## smm
module smm(input clk, reset,
           input [7:0] readdata,
           output we, 
			  output [15:0] address,
			  output [7:0] writedata);
wire buffR, buffIR, buffAH, mdamux, buffAL, adrmux, srcbmux;
wire [1:0] pcmux, acmux;
wire [2:0] aluop;
wire [15:0] addr;
wire [7:0] wdata, instr;
wire zero;
datapath dp(clk, reset, we, buffIR, buffAH, buffAL, buffR, srcbmux, adrmux, acmux, pcmux, aluop, readdata, addr, wdata, instr, zero);
controller cu(clk, reset, zero, instr, buffIR, buffAH, buffAL, buffR, srcbmux, adrmux, we, pcmux, acmux, aluop);
assign writedata = wdata;
assign address = addr;
endmodule
export LEC_CHECK = 0
export CAP_MARGIN = 20
export CORE_MARGIN = 2
export CORE_UTILIZATION = 62
export CTS_CLUSTER_DIAMETER = 29
export CTS_CLUSTER_SIZE = 17
export PLACE_DENSITY = 0.6
export SETUP_SLACK_MARGIN = 0.84
export SLEW_MARGIN = 20
create_clock -name core_clock -period 3.22 [get_ports {clk}]
run.sh (not shown) runs the stock make flow with config.mk's settings and CLKGATE_MAP_FILE=.
The baseline did not get past global routing with DPL-0038.
Next try:
--- a/flow/config.mk
+++ b/flow/config.mk
@@ -10,5 +10,3 @@
-export CORE_UTILIZATION = 62
-export CTS_CLUSTER_DIAMETER = 29
-export CTS_CLUSTER_SIZE = 17
-export PLACE_DENSITY = 0.6
-export SETUP_SLACK_MARGIN = 0.84
+export CORE_UTILIZATION = 57
+export CTS_CLUSTER_SIZE = 30
+export SETUP_SLACK_MARGIN = 0.91
==> flow/constraint.sdc (replaced) <==
create_clock -name core_clock -period 3.44 [get_ports {clk}]
set_input_delay 0.6880 -clock core_clock [delete_from_list [all_inputs] [get_ports {clk}]]
set_output_delay 0.6880 -clock core_clock [all_outputs]
set_load 0.01 [all_outputs]
Result: The changed run produced a layout that fails on negative setup slack. Synthesized cell count does not change. Synthesized area is unchanged. Die size goes up by a little under a tenth.
Next try:
--- a/flow/config.mk
+++ b/flow/config.mk
@@ -10,2 +10 @@
-export CORE_UTILIZATION = 57
-export CTS_CLUSTER_SIZE = 30
+export CORE_UTILIZATION = 65
Now the flow did not get past clock tree synthesis on DPL-0033.
Synthesized area is unchanged.
Synthesized cell count is unchanged.
Die area goes down by about 12%.
Next try:
--- a/flow/config.mk
+++ b/flow/config.mk
@@ -8,0 +9 @@
+export CELL_PAD_IN_SITES_DETAIL_PLACEMENT = 2
@@ -10,2 +11,2 @@
-export CORE_UTILIZATION = 65
-export SETUP_SLACK_MARGIN = 0.91
+export CORE_UTILIZATION = 56
+export MIN_ROUTING_LAYER = met2
==> flow/constraint.sdc (replaced) <==
create_clock -name core_clock -period 5.0 [get_ports {clk}]
set_input_delay 1.0000 -clock core_clock [delete_from_list [all_inputs] [get_ports {clk}]]
set_output_delay 1.0000 -clock core_clock [all_outputs]
set_load 0.01 [all_outputs]
=>
- The changed run aborted during detailed placement
- synthesized area stays the same
- die area grows by about a fifth
- synthesized cell count stays the same
Next try:
--- a/flow/config.mk
+++ b/flow/config.mk
@@ -8,2 +8 @@
-export CAP_MARGIN = 20
-export CELL_PAD_IN_SITES_DETAIL_PLACEMENT = 2
+export CAP_MARGIN = 35
@@ -11,2 +10,5 @@
-export CORE_UTILIZATION = 56
-export MIN_ROUTING_LAYER = met2
+export CORE_UTILIZATION = 52
+export CTS_CLUSTER_DIAMETER = 232
+export CTS_CLUSTER_SIZE = 100
+export PLACE_DENSITY = 0.86
+export SETUP_SLACK_MARGIN = -0.5
@@ -13,0 +16 @@
+export TNS_END_PERCENT = 10
This time the run completed and failed the layout checks on negative setup slack.
Synthesized cell count does not change.
Area after synthesis stays the same.
Die area climbs by 7.4%.

smm again, from the RTL that the note above started with.
clock: 3.39 ns
lec_check: 0
abc_area: 1
cap_margin: 10
core_margin: 2
core_utilization: 72
cts_cluster_size: 34
place_density: 0.6
setup_slack_margin: -0.21
slew_margin: 20
The baseline stopped in global routing, error GRT-0116.
==> next run, changes <==
- ABC_AREA: 1 -> unset
- CAP_MARGIN: 10 -> 20
- CORE_UTILIZATION: 72 -> 66
- CTS_CLUSTER_SIZE: 34 -> unset
- PLACE_DENSITY: 0.6 -> unset
- SETUP_SLACK_MARGIN: -0.21 -> 0.89
After rerunning: Now the flow stopped in clock tree synthesis with DPL-0033. Synthesized area came out lower by 3.4%. Die area came out higher by 5.1%. Synthesized cell count came out lower by about 26%.
==> next run, changes <==
- CORE_UTILIZATION: 66 -> 55
- CTS_CLUSTER_SIZE: unset -> 37
- SETUP_SLACK_MARGIN: 0.89 -> 0.72
- TNS_END_PERCENT: unset -> 5
- clock period: 3.39 -> 2.65 ns (I/O delays scaled with it)
Outcome:
- The new run reached the layout checks and failed them: negative setup slack
- synthesized area does not change
- synthesized cell count stays the same
- die area grows by about a fifth
==> next run, changes <==
- CORE_UTILIZATION: 55 -> 72
- CTS_CLUSTER_SIZE: 37 -> 17
- PLACE_DENSITY_LB_ADDON: unset -> 0.2
- SETUP_SLACK_MARGIN: 0.72 -> unset
- TNS_END_PERCENT: 5 -> unset
- clock period: 2.65 -> 3.22 ns (I/O delays scaled with it)
After rerunning: With this change the flow aborted during clock tree synthesis (DPL-0038). Die area went down by 23%. Synthesized area does not change. Synthesized cell count is unchanged.
==> next run, changes <==
- CORE_UTILIZATION: 72 -> 62
- CTS_CLUSTER_DIAMETER: unset -> 360
- PLACE_DENSITY: unset -> 0.6
- PLACE_DENSITY_LB_ADDON: 0.2 -> unset
- TNS_END_PERCENT: unset -> 20
- With this change the flow finished with negative setup slack left
- synthesized area is unchanged
- die size rises by about a fifth
- synthesized cell count is unchanged

smm again, from the RTL that the note above started with.
Settings: LEC_CHECK=0, CAP_MARGIN=20, CORE_ASPECT_RATIO=0.91, CORE_MARGIN=2, CORE_UTILIZATION=40, GPL_TIMING_DRIVEN=0, HOLD_SLACK_MARGIN=-0.06, MIN_ROUTING_LAYER=met2, PLACE_DENSITY_LB_ADDON=0.04, SETUP_SLACK_MARGIN=-0.12, SLEW_MARGIN=40; clock period 5.0 ns.
The first run finished but failed the layout checks on negative setup slack.
==> next run, changes <==
==> flow/config.mk (replaced) <==
export PLATFORM = sky130hd
export DESIGN_NAME = smm
export DESIGN_NICKNAME = smm
export VERILOG_FILES = /design/flow/design.v
export SDC_FILE = /design/flow/constraint.sdc
export NUM_CORES = 4
export LEC_CHECK = 0
export CAP_MARGIN = 25
export CELL_PAD_IN_SITES_DETAIL_PLACEMENT = 0
export CELL_PAD_IN_SITES_GLOBAL_PLACEMENT = 0
export CORE_MARGIN = 2
export CORE_UTILIZATION = 28
export CTS_CLUSTER_DIAMETER = 160
export GPL_TIMING_DRIVEN = 0
export MAX_ROUTING_LAYER = met5
export MIN_ROUTING_LAYER = met2
export PLACE_DENSITY = 0.47
export SETUP_SLACK_MARGIN = 1.35
export SLEW_MARGIN = 15
export TNS_END_PERCENT = 50
The new run completed without violations. Cell count is higher by 15%. Via count is higher by 5.2%. Cell area is higher by 13%. Routed wire length is higher by 11%. Power is higher by 13%. Utilization is lower by 11 points. Register-to-register slack got worse by 0.65 ns. Sequential share of layout area is lower by 3.5 points. Non-clock buffer count is higher by 48. Area after synthesis stays the same. Worst hold slack hardly moves.
==> next run, changes <==
==> flow/config.mk (replaced) <==
export PLATFORM = sky130hd
export DESIGN_NAME = smm
export DESIGN_NICKNAME = smm
export VERILOG_FILES = /design/flow/design.v
export SDC_FILE = /design/flow/constraint.sdc
export NUM_CORES = 4
export LEC_CHECK = 0
export CAP_MARGIN = 20
export CORE_MARGIN = 2
export CORE_UTILIZATION = 52
export CTS_CLUSTER_DIAMETER = 232
export CTS_CLUSTER_SIZE = 100
export PLACE_DENSITY = 0.6
export SLEW_MARGIN = 20
export TNS_END_PERCENT = 10
What happened: The changed run finished clean; hold slack stays flat; register-to-register slack gets better by 0.75 ns; setup slack gets worse by 0.21 ns; core utilization climbs by 23 points; total power drops by about a fifth; cell count drops by about a fifth; die area drops by well over a third; global-route usage drops by 0.96 points; synthesized cell count stays the same; critical path depth does not change.
==> next run, changes <==
--- a/flow/config.mk
+++ b/flow/config.mk
@@ -11,5 +11,6 @@
 export CTS_CLUSTER_DIAMETER = 232
 export CTS_CLUSTER_SIZE = 100
-export PLACE_DENSITY = 0.6
-export SLEW_MARGIN = 20
+export PLACE_DENSITY = 0.84
+export SETUP_SLACK_MARGIN = -0.06
+export SLEW_MARGIN = 40
 export TNS_END_PERCENT = 10
Outcome: Global-route usage barely changes; wire length drops slightly; hold slack stays flat; synthesized cell count is unchanged; core utilization drops by 0.22 points; maximum frequency drops slightly; sequential share of layout area climbs by 0.10 points.

== v10 ==
smm again, from the RTL that the note above started with.
==> flow/design.v (excerpt) <==
module smm(input clk, reset,
           input [7:0] readdata,
           output we, 
			  output [15:0] address,
			  output [7:0] writedata);
clock: 3.68 ns
lec_check: 0
abc_area: 1
cap_margin: 0
cell_pad_in_sites_detail_placement: 1
cell_pad_in_sites_global_placement: 3
core_aspect_ratio: 0.69
core_margin: 9
core_utilization: 26
cts_cluster_diameter: 59
gpl_routability_driven: 0
gpl_timing_driven: 1
hold_slack_margin: 0.21
max_routing_layer: met4
place_density_lb_addon: 0.11
setup_slack_margin: 0.91
slew_margin: 30
--- input diff v10..v48 ---
Settings: CORE_UTILIZATION changed from 26 to 58; TNS_END_PERCENT newly set to 40; CTS_CLUSTER_SIZE newly set to 98; CELL_PAD_IN_SITES_DETAIL_PLACEMENT removed (was 1); GPL_ROUTABILITY_DRIVEN removed (was 0); PLACE_DENSITY_LB_ADDON removed (was 0.11); PLACE_DENSITY newly set to 0.41; SLEW_MARGIN changed from 30 to 20; GPL_TIMING_DRIVEN removed (was 1); CORE_ASPECT_RATIO removed (was 0.69); CTS_CLUSTER_DIAMETER changed from 59 to 389; HOLD_SLACK_MARGIN removed (was 0.21); SETUP_SLACK_MARGIN removed (was 0.91); CELL_PAD_IN_SITES_GLOBAL_PLACEMENT removed (was 3); CAP_MARGIN changed from 0 to 20; the clock period (ns, I/O delays scaled along) changed from 3.68 to 5.0.
Notes after the runs:
Number of clock buffers in the layout: v48 > v10. No run among v10 and v48 stopped early or left any final violation; all are clean. The critical path data arrival time in v48 was higher than what v10 gave. Per the comparison of v48 with v10, final count of hold timing violations barely changed; layout buffer count excluding clock buffers lower; combinational power -51%.
Relative to v48, the following input files were edited for v32:
Settings: swapping 9 for 2 in CORE_MARGIN; putting CELL_PAD_IN_SITES_DETAIL_PLACEMENT at 2 where nothing was set; putting PLACE_DENSITY_LB_ADDON at 0.28 where nothing was set; putting MIN_ROUTING_LAYER at met2 where nothing was set; clearing CTS_CLUSTER_DIAMETER, which used to be 389; clearing ABC_AREA, which used to be 1; swapping 58 for 56 in CORE_UTILIZATION; clearing PLACE_DENSITY, which used to be 0.41; clearing MAX_ROUTING_LAYER, which used to be met4; clearing CTS_CLUSTER_SIZE, which used to be 98; swapping 20 for 15 in SLEW_MARGIN; clearing TNS_END_PERCENT, which used to be 40.
Results
Status(v32) = ERROR, stage = 3_5_place_dp
Standard cell core area came out exactly the same in v48 and v32.
v32 against v48; post-synthesis average cell area is up by more than a quarter.
Compared with v48, in v32 synthesized-area fraction occupied by adder cells climbed 0.30 points, share of cell area taken by muxes after synthesis shows an increase of 13 points, die area went down by 24%.
diff inputs: v32 => v45
Settings: CELL_PAD_IN_SITES_GLOBAL_PLACEMENT newly set to 0; MAX_ROUTING_LAYER newly set to met4; CORE_UTILIZATION changed from 56 to 28; CTS_CLUSTER_DIAMETER newly set to 160; SETUP_SLACK_MARGIN newly set to 1.35.
Notes after the runs:
v45 ends up with lower global placement routability congestion than v32 does.
v45 against v32: placeable core region rose by about 100%; die size went up by about 100%; summed standard-cell area reported by yosys has remained practically unchanged; post-synthesis share of cell area spent on xor and xnor gates barely changed.
Re cell area after synthesis: no difference whatsoever between v45 and v32.
v45 vs v32 — die outline height rose about 40%.
As far as floorplan net count goes, v45 and v32 are indistinguishable; the numbers are identical.
v45: all stages complete, timing, DRC and antenna checks passed
v45 vs v32: horizontal extent of the die up in v45
v45: initial standard-cell utilization of the core 30 points below v32
diff inputs: v45 => v53
Settings: clearing MIN_ROUTING_LAYER, which used to be met2; clearing PLACE_DENSITY_LB_ADDON, which used to be 0.28; swapping 28 for 52 in CORE_UTILIZATION; clearing MAX_ROUTING_LAYER, which used to be met4; putting TNS_END_PERCENT at 10 where nothing was set; putting CTS_CLUSTER_SIZE at 100 where nothing was set; clearing CELL_PAD_IN_SITES_GLOBAL_PLACEMENT, which used to be 0; swapping 1.35 for -0.5 in SETUP_SLACK_MARGIN; putting PLACE_DENSITY at 0.82 where nothing was set; swapping 15 for 20 in SLEW_MARGIN; swapping 160 for 232 in CTS_CLUSTER_DIAMETER; clearing CELL_PAD_IN_SITES_DETAIL_PLACEMENT, which used to be 2.
--- outcome ---
Ran to the end and failed final checks on negative setup slack: v53.
Compared with v45, v53 shows a lower clock power share.
Count of clock tree sinks came out exactly the same in v53 and v45.
Count of cells resized by post-cts repair: v53 vs v45 down 84
Run comparison: v45 worst setup path endpoint writedata[7]; v53 worst setup path endpoint writedata[6]
Post-synthesis to final-layout area growth, v53 and v45, higher one = v45.

Starting RTL as in the previous note.
Settings: LEC_CHECK=0, ABC_AREA=1, CAP_MARGIN=0, CELL_PAD_IN_SITES_GLOBAL_PLACEMENT=0, CORE_ASPECT_RATIO=0.87, CORE_MARGIN=2, CORE_UTILIZATION=72, CTS_CLUSTER_DIAMETER=261, CTS_CLUSTER_SIZE=15, GPL_TIMING_DRIVEN=1, HOLD_SLACK_MARGIN=0.21, PLACE_DENSITY_LB_ADDON=0.11, SETUP_SLACK_MARGIN=1.11, SLEW_MARGIN=10; clock period 3.85 ns.
The first run aborted during 5_1_grt, error DPL-0038.
Change:
Settings changed: ABC_AREA 1 to default, CAP_MARGIN 0 to 20, CELL_PAD_IN_SITES_GLOBAL_PLACEMENT 0 to default, CORE_ASPECT_RATIO 0.87 to default, CORE_UTILIZATION 72 to 40, CTS_CLUSTER_DIAMETER 261 to default, CTS_CLUSTER_SIZE 15 to default, GPL_TIMING_DRIVEN 1 to default, HOLD_SLACK_MARGIN 0.21 to default, PLACE_DENSITY from default to 0.6, PLACE_DENSITY_LB_ADDON 0.11 to default, SETUP_SLACK_MARGIN 1.11 to default, SLEW_MARGIN 10 to 20.
Clock period 3.85 ns to 4.93 ns, I/O delays scaled along.
What happened: Now the flow ran to the end with no violations. Die area rises by about 70%. Area after synthesis falls by about 3.4%. Synthesized cell count went down by about 26%.
Change:
Settings changed: CORE_UTILIZATION 40 to 58, CTS_CLUSTER_SIZE from default to 37, PLACE_DENSITY 0.6 to default, SETUP_SLACK_MARGIN from default to 0.76.
Clock period 4.93 ns to 2.65 ns, I/O delays scaled along.
Now the flow ended with an error in 5_1_grt.
Die size falls by 30%.
Synthesized cell count stays the same.
Area after synthesis stays the same.
Change:
Settings changed: CTS_CLUSTER_DIAMETER from default to 50, HOLD_SLACK_MARGIN from default to 0.29, SETUP_SLACK_MARGIN 0.76 to 0.72, TNS_END_PERCENT from default to 5.
The new run finished with negative setup slack left. Synthesized area is unchanged. Die area stays the same. Synthesized cell count stays the same.
Change:
Settings changed: CORE_UTILIZATION 58 to 41, CTS_CLUSTER_DIAMETER 50 to default, CTS_CLUSTER_SIZE 37 to default, HOLD_SLACK_MARGIN 0.29 to default, PLACE_DENSITY from default to 0.6, SETUP_SLACK_MARGIN 0.72 to default, TNS_END_PERCENT 5 to default.
Clock period 2.65 ns to 4.93 ns, I/O delays scaled along.
Now the flow completed without violations.
Area after synthesis stays the same.
Design area is lower by 15%.
Clock skew is lower by 0.0093 ns.
Die area is higher by about 40%.
Cell count is lower by about 9%.
Global-route usage is lower by 15 points.

The RTL this note starts from:
==> flow/design.v <==
module datapath(input clk, reset, weCU, buffIRCU, buffAHCU,
                input buffALCU, buffRCU, srcbmuxCU, adrmuxCU,
			       input [1:0] acmuxCU, pcmuxCU,
			       input [2:0] aluopCU,
			       input [7:0] memdata,
			       output [15:0] address,
			       output [7:0] writedata, instrCU,
			       output zeroCU);
wire [7:0]  adrHout, buffIRout, buffAHout, buffALout, srcbmuxout;
wire [7:0]  acout, acmuxout, rout, buffRout, aluout;
wire [15:0] pcout, pcaddout, mdaout, pcmuxout, adrmuxout;
flopr #(8) IR(clk, reset, buffIRout, instrCU);
flopr #(8) adrH(clk, reset, buffAHout, adrHout);
buff buffIR(clk, reset, memdata, buffIRCU, buffIRout);
buff buffadrH(clk, reset, memdata, buffAHCU, buffAHout);
buff buffadrL(clk, reset, memdata, buffALCU, buffALout);
mux3 #(8) acmux(aluout, memdata, rout, acmuxCU, acmuxout);
flopr #(8) AC(clk, reset, acmuxout, acout);
flopr #(8) R(clk, reset, buffRout, rout);
buff buffR(clk, reset, acout, buffRCU, buffRout);
mux2 #(8) srcbmux(rout, 8'b00000001, srcbmuxCU, srcbmuxout);
alu alu(acout, srcbmuxout, aluopCU, aluout, zeroCU);
flopr #(16) PC(clk, reset, pcmuxout, pcout);
mux3 #(16) pcmux(pcout, pcaddout, {adrHout, buffALout}, pcmuxCU, pcmuxout);
adder pcadder(pcout, 16'b000000000000001, pcaddout);
flopr #(16) MDA(clk, reset, {adrHout, buffALout}, mdaout);
mux2 #(16) addressmux(pcout, mdaout, adrmuxCU, adrmuxout);
assign address = adrmuxout;
assign writedata = aluout;
endmodule
module mux2 # (parameter WIDTH = 8)
(input  [WIDTH-1:0] a0, a1,
 input s,
 output [WIDTH-1:0] y);
  assign y = s ? a1 : a0;
endmodule
module mux3 # (parameter WIDTH = 8)
(input  [WIDTH-1:0] a0, a1, a2,
 input  [1:0] s,
 output [WIDTH-1:0] y);
  assign y = s[1] ? a2 : (s[0] ? a1 : a0); 
endmodule
module flopr # (parameter WIDTH = 8)
(input clk, reset,
 input [WIDTH-1:0] d,
 output reg [WIDTH-1:0] q);
 always @ (posedge clk, posedge reset)
   if (reset) q <= 0;
   else q <= d;
endmodule
module buff(input clk, reset, input[7:0] a, input s, output [7:0] y);
  reg [7:0] q;
  assign y = (s == 1) ? a : q;
  always @ (posedge clk, posedge reset)
    if (reset) q <= 0;
    else q <= y;
endmodule
module adder(input [15:0] a, b, output [15:0] y);
assign y = a + b;
endmodule
module alu (a, b, sel, out, zero);
    input [7:0] a,b;
    input [2:0] sel; 
    output reg [7:0] out;
    output reg zero;
    always @ (*) 
    begin 
        case(sel) 
		      3'b000:   
	begin
		out = a; 
		if (out == 0) zero = 1;  
		else zero = 0; 
          end
            3'b001:   
	begin
		out = a+b;  
		if (out == 0)
		 zero = 1;  
		else
		zero = 0;
          end     
            3'b010:   
	begin
		out = a-b;  
		if (out == 0) zero = 1;  
		else zero = 0;
          end 
            3'b011:   
	begin
		out = 0; 
		zero = 1;
          end
			   3'b100:   
	begin
		out = a & b; 
		if (out == 0)
		 zero = 1;  
		else
		zero = 0;
          end
		     3'b101:   
	begin
		out = a | b; 
		if (out == 0) zero = 1;  
		else zero = 0; 
          end
			  3'b110:   
	begin
		out = a ^ b; 
		if (out == 0) zero = 1;  
		else zero = 0; 
          end		 
			  3'b111:   
	begin
		out = ~a; 
		if (out == 0) zero = 1;  
		else zero = 0; 
          end
        endcase
    end
endmodule
module controller(input clk, reset, zflag, 
                  input [7:0] opcode, 
						output buffIR, buffAH, buffAL, buffR, srcbmux, adrmux, we,
			         output [1:0] pcmux, acmux, 
						output [2:0] aluop);
  maindec md(clk, reset, zflag, opcode, buffAL, buffR, buffIR, buffAH, srcbmux, adrmux, we, pcmux, acmux, aluop);
endmodule
module maindec(input clk, reset, zflag, 
               input [7:0] opcode, 
					output buffAL, buffR, buffIR, buffAH, srcbmux, adrmux, we,
			      output [1:0] pcmux, acmux,
					output [2:0] aluop);
  reg [13:0] controls;
  reg [3:0] state, nextstate;
  assign {buffAL, buffAH, buffIR, acmux, buffR, srcbmux, aluop, pcmux, adrmux, we} = controls;
  parameter fetch = 4'b0000;
  parameter decode = 4'b0001;
  parameter getah = 4'b0010;
  parameter getal = 4'b0011;
  parameter loaddata = 4'b0100;
  parameter storedata = 4'b0101;
  parameter jumpinstr = 4'b0110;
  parameter alu = 4'b0111;
  parameter r_to_ac = 4'b1000;
  parameter ac_to_r = 4'b1001;
  parameter ahfetch = 4'b1010;
  parameter pcinc = 4'b1011;
  parameter NOP = 8'h00;
  parameter LDAC = 8'h01;
  parameter STAC = 8'h02;
  parameter MVAC = 8'h03;
  parameter MOVR = 8'h04;
  parameter JUMP = 8'h05;
  parameter JMPZ = 8'h06;
  parameter JPNZ = 8'h07;
  parameter ADD = 8'h08;
  parameter SUB = 8'h09;
  parameter INAC = 8'h0A;
  parameter CLAC = 8'h0B;
  parameter AND = 8'h0C;
  parameter OR = 8'h0D;
  parameter XOR = 8'h0E;
  parameter NOT = 8'h0F;
  always @(posedge clk, posedge reset)
    if (reset)  state <= fetch;
	 else        state <= nextstate;
  always @(*)
  begin  
    case(state)
	   fetch: nextstate <= decode;
		decode: case(opcode)
		          NOP: nextstate <= pcinc;
					 LDAC: nextstate <= ahfetch;
					 STAC: nextstate <= ahfetch;
					 MVAC: nextstate <= ac_to_r;
					 MOVR: nextstate <= r_to_ac;
					 JUMP: nextstate <= ahfetch;
					 JMPZ: nextstate <= ahfetch;
					 JPNZ: nextstate <= ahfetch;
					 default: nextstate <= alu;
				 endcase
		 getah: nextstate <= getal;
		 getal: if (opcode == STAC)      nextstate <= storedata;
		        else if (opcode == LDAC) nextstate <= loaddata;
				  else if ((opcode == JMPZ) & ~zflag) nextstate <= pcinc;
				  else if ((opcode == JPNZ) & zflag)  nextstate <= pcinc;
				  else                     nextstate <= jumpinstr;
		 jumpinstr: nextstate <= fetch;
		 storedata: nextstate <= fetch;
		 loaddata: nextstate <= fetch;
		 ac_to_r: nextstate <= fetch;
		 r_to_ac: nextstate <= fetch;
		 alu: nextstate <= fetch;
		 ahfetch: nextstate <= getah;
		 pcinc: nextstate <= fetch;
		 default: nextstate <= fetch;
	 endcase
  end
  always @(*)
  begin
    case(state)
	   fetch: controls <= 14'b00100000000000;
		decode: controls <= 14'b00000000000000;
		getah: controls <= 14'b01000000000100;
		getal: controls <= 14'b10000000000000;
		storedata: controls <= 14'b00000000000111;
		loaddata: controls <=  14'b00001000000110;
		ac_to_r: controls <= 14'b00000100000100;
		r_to_ac: controls <= 14'b00010000000100;
		jumpinstr: controls <= 14'b00000000001010;
		ahfetch: controls <= 14'b00000000000100;
		pcinc: controls <= 14'b00000000000100;
		alu:
		begin
		  case(opcode)
		    ADD: controls <= 14'b00000000010100;
			 SUB: controls <= 14'b00000000100100;
			 INAC: controls <= 14'b00000010010100;
			 CLAC: controls <= 14'b00000000110100;
			 AND: controls <= 14'b00000001000100;
			 OR: controls <= 14'b00000001010100;
			 XOR: controls <= 14'b00000001100100;
			 NOT: controls <= 14'b00000001110100;
			 default: controls <= 14'b00000000000000;
		  endcase
		end
		default: controls <= 14'b00000000000000;
    endcase
  end
endmodule
module smm(input clk, reset,
           input [7:0] readdata,
           output we, 
			  output [15:0] address,
			  output [7:0] writedata);
wire buffR, buffIR, buffAH, mdamux, buffAL, adrmux, srcbmux;
wire [1:0] pcmux, acmux;
wire [2:0] aluop;
wire [15:0] addr;
wire [7:0] wdata, instr;
wire zero;
datapath dp(clk, reset, we, buffIR, buffAH, buffAL, buffR, srcbmux, adrmux, acmux, pcmux, aluop, readdata, addr, wdata, instr, zero);
controller cu(clk, reset, zero, instr, buffIR, buffAH, buffAL, buffR, srcbmux, adrmux, we, pcmux, acmux, aluop);
assign writedata = wdata;
assign address = addr;
endmodule
make LEC_CHECK=0 ABC_AREA=1 CAP_MARGIN=0 CELL_PAD_IN_SITES_DETAIL_PLACEMENT=1 CELL_PAD_IN_SITES_GLOBAL_PLACEMENT=3 CORE_ASPECT_RATIO=0.69 CORE_MARGIN=8 CORE_UTILIZATION=26 CTS_CLUSTER_DIAMETER=59 GPL_ROUTABILITY_DRIVEN=0 GPL_TIMING_DRIVEN=1 HOLD_SLACK_MARGIN=0.21 MAX_ROUTING_LAYER=met4 SETUP_SLACK_MARGIN=0.91 SLEW_MARGIN=30 finish   # period 3.68 ns
The starting point finished clean.
Rerun with:
ABC_AREA = not set   (was 1)
CAP_MARGIN = 20   (was 0)
CELL_PAD_IN_SITES_DETAIL_PLACEMENT = not set   (was 1)
CELL_PAD_IN_SITES_GLOBAL_PLACEMENT = not set   (was 3)
CORE_ASPECT_RATIO = not set   (was 0.69)
CORE_MARGIN = 2   (was 8)
CORE_UTILIZATION = 69   (was 26)
CTS_CLUSTER_DIAMETER = not set   (was 59)
CTS_CLUSTER_SIZE = 17   (was not set)
GPL_ROUTABILITY_DRIVEN = not set   (was 0)
GPL_TIMING_DRIVEN = not set   (was 1)
HOLD_SLACK_MARGIN = not set   (was 0.21)
MAX_ROUTING_LAYER = not set   (was met4)
PLACE_DENSITY = 0.67   (was not set)
SETUP_SLACK_MARGIN = not set   (was 0.91)
SLEW_MARGIN = 20   (was 30)
clock period = 3.34 ns   (was 3.68 ns; I/O delays follow)
Effect: This time the run stopped in global routing (5_1_grt) on DPL-0038; die area decreases by 68%; synthesized area falls by 3.4%; synthesized cell count goes down by about 26%.
Rerun with:
CORE_UTILIZATION = 58   (was 69)
CTS_CLUSTER_SIZE = 37   (was 17)
PLACE_DENSITY = not set   (was 0.67)
SETUP_SLACK_MARGIN = 0.05   (was not set)
clock period = 3.32 ns   (was 3.34 ns; I/O delays follow)
Now the flow finished with negative setup slack left.
Die area came out higher by 18%.
Area after synthesis is unchanged.
Synthesized cell count is unchanged.
Power figures rest on the tool's default switching activity, not on a simulated workload.
